==> inputs of job 3742 <==
Design SP, start of the top module:
module SP(
	clk,
	rst_n,
	in_valid,
	in_data,
	in_mode,
	out_valid,
	out_data
);
input clk, rst_n, in_valid;
input [2:0] in_mode;
input [8:0] in_data;
output reg out_valid;
output reg [8:0] out_data;
integer i;
genvar idx;
parameter STATE_IDLE = 3'd0 ;
parameter STATE_MInv = 3'd1 ;
parameter STATE_MMul = 3'd2 ;
parameter STATE_Sort = 3'd3 ;
parameter STATE_Sum  = 3'd4 ;
parameter STATE_OUTPT= 3'd5 ;
reg [2:0] current_state, next_state;
reg [2:0] data_cnt;
reg [2:0] mode;
reg [8:0] a[0:5], b[0:5], c[0:5], d[0:5], e[0:5];
wire [8:0] next_c, next_e;
reg has_sent_b;
wire out_valid_b;
wire [8:0] next_b;
reg has_sent_mod;
reg [1:0] mm_stage;
wire [17:0] mul_in_s0[0:2], mul_in_s1[0:2];
reg [17:0] mul_in[0:2];
wire mul_out_valid[0:2];
wire [8:0] mul_out[0:2];
reg is_mod_finish[0:2];
wire is_all_mod_finish;
reg  [8:0] mul_out_s0[0:2], mul_out_s1[0:2];
reg flag_sort1, flag_sort2;
wire [8:0] next_d0, next_d1, next_d2, next_d3, next_d4, next_d5;
always @(posedge clk or negedge rst_n) begin
	if (!rst_n) 	current_state <= STATE_IDLE ;
  ...
Settings: LEC_CHECK=0, ABC_AREA=1, CAP_MARGIN=20, CELL_PAD_IN_SITES_DETAIL_PLACEMENT=0, CORE_ASPECT_RATIO=0.67, CORE_MARGIN=2, CORE_UTILIZATION=64, CTS_CLUSTER_SIZE=100, HOLD_SLACK_MARGIN=0.22, PLACE_DENSITY_LB_ADDON=0.04, SETUP_SLACK_MARGIN=-0.56, SLEW_MARGIN=20, TNS_END_PERCENT=60; clock period 8.14 ns.
run.sh (not shown) runs the stock make flow with config.mk's settings and CLKGATE_MAP_FILE=.
==> job 3492 (differences from job 3742) <==
Settings changed: ABC_AREA 1 to not set, CAP_MARGIN 20 to 0, CELL_PAD_IN_SITES_DETAIL_PLACEMENT 0 to not set, CORE_ASPECT_RATIO 0.67 to not set, CORE_UTILIZATION 64 to 72, CTS_CLUSTER_SIZE 100 to not set, HOLD_SLACK_MARGIN 0.22 to not set, MAX_ROUTING_LAYER set to met4, PLACE_DENSITY set to 0.63, PLACE_DENSITY_LB_ADDON 0.04 to not set, SETUP_SLACK_MARGIN -0.56 to not set, TNS_END_PERCENT 60 to not set.
==> flow/constraint.sdc (replaced) <==
create_clock -name core_clock -period 8.32 [get_ports {clk}]
set_input_delay 1.6640 -clock core_clock [delete_from_list [all_inputs] [get_ports {clk}]]
set_output_delay 1.6640 -clock core_clock [all_outputs]
set_load 0.01 [all_outputs]
==> job 6104 (differences from job 3742) <==
Settings changed: ABC_AREA 1 to not set, CELL_PAD_IN_SITES_DETAIL_PLACEMENT 0 to not set, CORE_ASPECT_RATIO 0.67 to not set, CORE_UTILIZATION 64 to 40, CTS_CLUSTER_SIZE 100 to not set, HOLD_SLACK_MARGIN 0.22 to not set, PLACE_DENSITY set to 0.77, PLACE_DENSITY_LB_ADDON 0.04 to not set, SETUP_SLACK_MARGIN -0.56 to 1.45, TNS_END_PERCENT 60 to not set.
==> flow/constraint.sdc (replaced) <==
create_clock -name core_clock -period 5.03 [get_ports {clk}]
set_input_delay 1.0060 -clock core_clock [delete_from_list [all_inputs] [get_ports {clk}]]
set_output_delay 1.0060 -clock core_clock [all_outputs]
set_load 0.01 [all_outputs]
==> comparison <==
Job 3742 finished but fails on setup timing. Job 3492 ran to the end with no violations. Job 6104 completed and failed the layout checks on setup timing.
Of job 6104 and job 3742, job 3742 has the higher synthesized cell count (gap about 16%, measured against job 3742).
Combinational power, highest first: job 6104, job 3742, job 3492.
Register-to-register slack: job 3492 > job 3742 > job 6104.
The lowest fmax belongs to job 3742, the highest to job 6104.
In job 3742 the global-route usage is lower than in job 3492, by 3.6 points.
In job 3742 the clock power is lower than in job 6104, by 41%.
In job 3742 the first-iteration DRC count is larger than in job 3492, by about 30%.
In sequential cell count, job 3492 and job 6104 do not differ.
Of job 6104 and job 3742, job 3742 has the higher synthesized area (gap about 2%, measured against job 3742).
Non-clock buffer count: job 6104 > job 3492 > job 3742.

========
==> build 1 <==
Starting RTL as in the previous note.
make LEC_CHECK=0 ABC_AREA=1 CAP_MARGIN=20 CELL_PAD_IN_SITES_DETAIL_PLACEMENT=0 CELL_PAD_IN_SITES_GLOBAL_PLACEMENT=3 CORE_ASPECT_RATIO=0.67 CORE_MARGIN=2 CORE_UTILIZATION=62 CTS_CLUSTER_SIZE=28 GPL_ROUTABILITY_DRIVEN=0 HOLD_SLACK_MARGIN=0.22 PLACE_DENSITY_LB_ADDON=0.04 SLEW_MARGIN=5 TNS_END_PERCENT=60 finish   # period 11.9 ns
==> inputs of trial 78, as changes to build 1 <==
==> flow/config.mk (replaced) <==
export PLATFORM = sky130hd
export DESIGN_NAME = SP
export DESIGN_NICKNAME = SP
export VERILOG_FILES = /design/flow/design.v
export SDC_FILE = /design/flow/constraint.sdc
export NUM_CORES = 4
export LEC_CHECK = 0
export CAP_MARGIN = 20
export CELL_PAD_IN_SITES_DETAIL_PLACEMENT = 0
export CORE_ASPECT_RATIO = 0.67
export CORE_MARGIN = 2
export CORE_UTILIZATION = 70
export CTS_CLUSTER_SIZE = 28
export HOLD_SLACK_MARGIN = 0.22
export PLACE_DENSITY_LB_ADDON = 0.04
export SETUP_SLACK_MARGIN = 2.11
export SLEW_MARGIN = 20
export TNS_END_PERCENT = 60
==> flow/constraint.sdc (replaced) <==
create_clock -name core_clock -period 7.95 [get_ports {clk}]
set_input_delay 1.5900 -clock core_clock [delete_from_list [all_inputs] [get_ports {clk}]]
set_output_delay 1.5900 -clock core_clock [all_outputs]
set_load 0.01 [all_outputs]
==> qor summary <==
metric	build 1	trial 78
Top cell type's share of synthesized area	23.38%	23.88%
# Cells Yosys	10880	9102
Effective utilization at floorplan	62.68%	70.49%
Die Size	131800 um^2	114500 um^2
Predominant post-synthesis flop cell	sky130_fd_sc_hd__dfrtp_1	sky130_fd_sc_hd__dfrtp_1
Combined area of all synthesized cells	79890 um^2	78230 um^2
Status	did not finish	finished clean
Failing step	global placement without I/O	-
Number of unique standard cell types used by synthesis	71	108
Mean Syn Cell Area	7.341 um^2	8.595 um^2
Part of the Yosys area used for sequential elements	17.27%	17.64%
Number of instances in the synthesized netlist	10880	9102
Row count	107	100
Core box area	127500 um^2	111000 um^2
Die x size	442.5 um	412.4 um
Multiplexer share of the synthesized area	0.02662%	3.403%
Synthesized-area fraction occupied by adder cells	36.22%	37.00%
Yosys aoi share	11.75%	13.08%
Vertical extent of the die	297.8 um	277.6 um
XORs/XNORs by Area	1.732%	3.111%
Post-synthesis net count	12650	10870
Basic-gate share of the synthesized area counting and, or, nand and nor cells	18.79%	16.31%
Summed standard-cell area reported by yosys	79890 um^2	78230 um^2
Leading cell type by number of instances after synthesis	sky130_fd_sc_hd__nand2_1	sky130_fd_sc_hd__inv_1
Synth async-reset ratio	100.0%	100.0%

========
==> v13 <==
SP again, from the RTL that the note above started with.
make LEC_CHECK=0 ABC_AREA=1 CAP_MARGIN=25 CELL_PAD_IN_SITES_DETAIL_PLACEMENT=1 CORE_MARGIN=6 CORE_UTILIZATION=40 CTS_CLUSTER_DIAMETER=275 CTS_CLUSTER_SIZE=100 GPL_ROUTABILITY_DRIVEN=0 GPL_TIMING_DRIVEN=0 HOLD_SLACK_MARGIN=0.18 MAX_ROUTING_LAYER=met4 MIN_ROUTING_LAYER=met2 PLACE_DENSITY=0.77 SETUP_SLACK_MARGIN=-0.53 SLEW_MARGIN=20 TNS_END_PERCENT=15 finish   # period 7.31 ns
==> v6: changes against v13 <==
- ABC_AREA: 1 -> not set
- CAP_MARGIN: 25 -> 20
- CELL_PAD_IN_SITES_DETAIL_PLACEMENT: 1 -> not set
- CTS_CLUSTER_DIAMETER: 275 -> 37
- GPL_ROUTABILITY_DRIVEN: 0 -> not set
- HOLD_SLACK_MARGIN: 0.18 -> not set
- MAX_ROUTING_LAYER: met4 -> not set
- MIN_ROUTING_LAYER: met2 -> not set
- SETUP_SLACK_MARGIN: -0.53 -> 1.63
- TNS_END_PERCENT: 15 -> not set
==> v35: changes against v13 <==
- ABC_AREA: 1 -> not set
- CAP_MARGIN: 25 -> 0
- CELL_PAD_IN_SITES_DETAIL_PLACEMENT: 1 -> 0
- CORE_ASPECT_RATIO: not set -> 0.99
- CORE_MARGIN: 6 -> 2
- CORE_UTILIZATION: 40 -> 72
- CTS_CLUSTER_DIAMETER: 275 -> not set
- CTS_CLUSTER_SIZE: 100 -> 73
- GPL_ROUTABILITY_DRIVEN: 0 -> not set
- GPL_TIMING_DRIVEN: 0 -> not set
- HOLD_SLACK_MARGIN: 0.18 -> 0.29
- MAX_ROUTING_LAYER: met4 -> not set
- MIN_ROUTING_LAYER: met2 -> not set
- PLACE_DENSITY: 0.77 -> not set
- PLACE_DENSITY_LB_ADDON: not set -> 0.0
- SETUP_SLACK_MARGIN: -0.53 -> 2.11
- TNS_END_PERCENT: 15 -> 100
==> flow/constraint.sdc (replaced) <==
create_clock -name core_clock -period 7.44 [get_ports {clk}]
set_input_delay 1.4880 -clock core_clock [delete_from_list [all_inputs] [get_ports {clk}]]
set_output_delay 1.4880 -clock core_clock [all_outputs]
set_load 0.01 [all_outputs]
==> results <==
- v13 did not get past global routing (5_1_grt). v35 finished with setup timing left. v6 finished but fails on setup timing.
- In v35 the final cell count is lower than in v6, by about 10%.
- Synthesized cell count is the same in v35 and v6.
- Of v35 and v6, v35 has the higher worst hold slack (gap 10 ps).
- Routed wire length: v6 is higher than v35 (about 17%).
- Flip-flop count is the same in v6 and v35.
==> figures <==
metric                                                                                        v35                               v6                       v13
Post-CTS Repair Setup Buffers                                                                 130                              235                       121
Relative area of clock buffers and inverters in the final design                            2.64%                            3.52%                         -
Outcome                                                                  finished with violations         finished with violations    stopped before the end
Last stage reached                                                                              -                                -  global routing (5_1_grt)
Reasons for failing layout checks                                                    setup timing                     setup timing                         -
Largest area class, layout                                        multi-input combinational cells  multi-input combinational cells                         -
Top area contributor share                                                                  23.9%                            23.9%                     23.4%
Count of pins over their slew limit                                                             0                                0                         -
Largest voltage drop on the vdd net                                                        734 uV                           462 uV                         -
Longest individual stage delay on the worst path                                           400 ps                           860 ps                         -
Layout Utilization                                                                          83.4%                            48.1%                         -
Sequential element share of the synthesized area                                            17.6%                            17.6%                     17.3%
Total number of multi-input combinational cells                                             6,601                            6,599                         -

========
==> 11-16 <==
SP again, from the RTL that the note above started with.
Design SP, start of the top module:
module SP(
	clk,
	rst_n,
	in_valid,
	in_data,
	in_mode,
	out_valid,
	out_data
);
Settings: LEC_CHECK=0, CAP_MARGIN=20, CELL_PAD_IN_SITES_DETAIL_PLACEMENT=0, CORE_ASPECT_RATIO=0.67, CORE_MARGIN=2, CORE_UTILIZATION=62, CTS_CLUSTER_SIZE=28, HOLD_SLACK_MARGIN=0.22, PLACE_DENSITY_LB_ADDON=0.04, SLEW_MARGIN=20, TNS_END_PERCENT=60; clock period 11.9 ns.
==> 02-08 (differences from 11-16) <==
- CELL_PAD_IN_SITES_DETAIL_PLACEMENT: 0 -> default
- CORE_ASPECT_RATIO: 0.67 -> default
- CORE_UTILIZATION: 62 -> 56
- CTS_CLUSTER_SIZE: 28 -> default
- HOLD_SLACK_MARGIN: 0.22 -> default
- PLACE_DENSITY_LB_ADDON: 0.04 -> default
- TNS_END_PERCENT: 60 -> default
==> flow/constraint.sdc (replaced) <==
create_clock -name core_clock -period 4.82 [get_ports {clk}]
set_input_delay 0.9640 -clock core_clock [delete_from_list [all_inputs] [get_ports {clk}]]
set_output_delay 0.9640 -clock core_clock [all_outputs]
set_load 0.01 [all_outputs]
==> 04-27 (differences from 11-16) <==
- CAP_MARGIN: 20 -> 0
- CORE_ASPECT_RATIO: 0.67 -> 0.99
- CORE_UTILIZATION: 62 -> 72
- CTS_CLUSTER_SIZE: 28 -> 73
- HOLD_SLACK_MARGIN: 0.22 -> default
- PLACE_DENSITY_LB_ADDON: 0.04 -> 0.0
- SETUP_SLACK_MARGIN: default -> 2.11
- TNS_END_PERCENT: 60 -> 100
==> flow/constraint.sdc (replaced) <==
create_clock -name core_clock -period 7.44 [get_ports {clk}]
set_input_delay 1.4880 -clock core_clock [delete_from_list [all_inputs] [get_ports {clk}]]
set_output_delay 1.4880 -clock core_clock [all_outputs]
set_load 0.01 [all_outputs]
==> summary of the runs <==
- 04-27 finished but fails on setup timing. 11-16 went through all stages and came out clean. 02-08 finished but fails on setup timing.
- Synthesized cell count is the same in 04-27 and 02-08.
- Between 04-27 and 11-16, the lower worst setup slack is in 04-27 (gap 2.7 ns).
- The highest cell count belongs to 02-08, the lowest to 11-16.
- Power, highest first: 02-08, 04-27, 11-16.
- Cell area: 11-16 < 04-27 < 02-08.
- Against 11-16, the wire length of 02-08 is higher by 9.1%.
==> figures <==
| metric | 02-08 | 04-27 | 11-16 |
|---|---|---|---|
| Number of rows created at floorplan | 137 | 120 | 106 |
| Overall die height | 378 microns | 332 microns | 295 microns |
| Status | complete, but fails checks | complete, but fails checks | finished clean |
| Violated checks | setup timing | setup timing | - |
| Initial Utilization | 56.3% | 72.5% | 62.6% |
| Routing usage on met3 | 6.79% | 12.9% | 13.9% |
| Share of final layout cell area taken by clock buffers and inverters | 2.55% | 2.64% | 2.54% |
| Seq area share | 13.7% | 15.5% | 16.8% |
| Cell at the slowest stage of the critical path | fa_1 | dfrtp_1 | o21ba_2 |
| Global-route wire length before repair | 430 mm | 401 mm | 397 mm |
| RD Place Congestion | 0.999 | 1.07 | 1.04 |
| Vias in the first global route | 73.0k | 70.6k | 63.2k |
| Maximum net fanout on the critical path | 7 | 8 | 31 |
| Final setup margin | -2.53 ns | -0.0445 ns | 2.69 ns |

========
==> inputs of build 35 <==
Starting RTL as in the previous note.
==> flow/config.mk <==
export PLATFORM = sky130hd
export DESIGN_NAME = SP
export DESIGN_NICKNAME = SP
export VERILOG_FILES = /design/flow/design.v
export SDC_FILE = /design/flow/constraint.sdc
export NUM_CORES = 4
export LEC_CHECK = 0
export CAP_MARGIN = 35
export CELL_PAD_IN_SITES_DETAIL_PLACEMENT = 1
export CORE_MARGIN = 6
export CORE_UTILIZATION = 40
export CTS_CLUSTER_DIAMETER = 275
export CTS_CLUSTER_SIZE = 100
export GPL_ROUTABILITY_DRIVEN = 0
export GPL_TIMING_DRIVEN = 0
export PLACE_DENSITY = 0.77
export SETUP_SLACK_MARGIN = -0.53
export SLEW_MARGIN = 20
==> flow/constraint.sdc <==
create_clock -name core_clock -period 7.31 [get_ports {clk}]
set_input_delay 1.4620 -clock core_clock [delete_from_list [all_inputs] [get_ports {clk}]]
set_output_delay 1.4620 -clock core_clock [all_outputs]
set_load 0.01 [all_outputs]
==> build 80: changes against build 35 <==
==> flow/config.mk (replaced) <==
export PLATFORM = sky130hd
export DESIGN_NAME = SP
export DESIGN_NICKNAME = SP
export VERILOG_FILES = /design/flow/design.v
export SDC_FILE = /design/flow/constraint.sdc
export NUM_CORES = 4
export LEC_CHECK = 0
export CAP_MARGIN = 20
export CORE_MARGIN = 2
export CORE_UTILIZATION = 40
export SLEW_MARGIN = 20
==> flow/constraint.sdc (replaced) <==
create_clock -name core_clock -period 8.62 [get_ports {clk}]
set_input_delay 1.7240 -clock core_clock [delete_from_list [all_inputs] [get_ports {clk}]]
set_output_delay 1.7240 -clock core_clock [all_outputs]
set_load 0.01 [all_outputs]
==> trial 94: changes against build 35 <==
==> flow/config.mk (replaced) <==
export PLATFORM = sky130hd
export DESIGN_NAME = SP
export DESIGN_NICKNAME = SP
export VERILOG_FILES = /design/flow/design.v
export SDC_FILE = /design/flow/constraint.sdc
export NUM_CORES = 4
export LEC_CHECK = 0
export CAP_MARGIN = 20
export CORE_MARGIN = 2
export CORE_UTILIZATION = 71
export CTS_CLUSTER_SIZE = 70
export PLACE_DENSITY_LB_ADDON = 0.0
export SETUP_SLACK_MARGIN = 2.05
export SLEW_MARGIN = 20
export TNS_END_PERCENT = 5
==> flow/constraint.sdc (replaced) <==
create_clock -name core_clock -period 7.05 [get_ports {clk}]
set_input_delay 1.4100 -clock core_clock [delete_from_list [all_inputs] [get_ports {clk}]]
set_output_delay 1.4100 -clock core_clock [all_outputs]
set_load 0.01 [all_outputs]
==> qor summary <==
metric	build 80	build 35	trial 94
Outcome	no timing/DRC/antenna violations	aborted with a tool error	finished with violations
Failing step	-	5_1_grt	-
Reasons for failing layout checks	-	-	negative setup slack
Clock buf/inv share	2.97%	-	2.57%
Clock buffers created by TritonCTS	73	9	68
Hold crit path type	reg2reg	-	reg2reg
Most numerous cell on the critical path	sky130_fd_sc_hd__a21o_1	-	sky130_fd_sc_hd__a21o_1
Count of pins over their slew limit	0	-	0
Count of non-filler cells in the finished layout	11,600	-	11,200
Worst hold slack across all endpoints	0.364 ns	-	0.365 ns
Total power after layout	17.9 mW	-	27.1 mW
TritonCTS clock tree	built	-	built
Average routed wire per standard cell	23.1 um	-	25.0 um
Final setup margin	0.469 ns	-	-0.603 ns
Footprint of the multi-input gates	57,100 um^2	-	60,000 um^2
Drt first pass iters	6	-	10
Number of H-tree levels	3	1	3
Die outline area	199,000 um^2	206,000 um^2	113,000 um^2
Routed wire length on met3	21,200 um	-	36,200 um
Biggest area consumer among cell classes	logic gates	-	logic gates
Core utilization of the finished layout	43.4%	-	84.9%
Switching power	8.62 mW	-	12.6 mW
Fmax	123 MHz	-	131 MHz
Wire length the detailed router placed on met1	112,000 um	-	93,600 um
Worst clock skew	0.0436 ns	-	0.0575 ns
Power figures rest on the tool's default switching activity, not on a simulated workload.
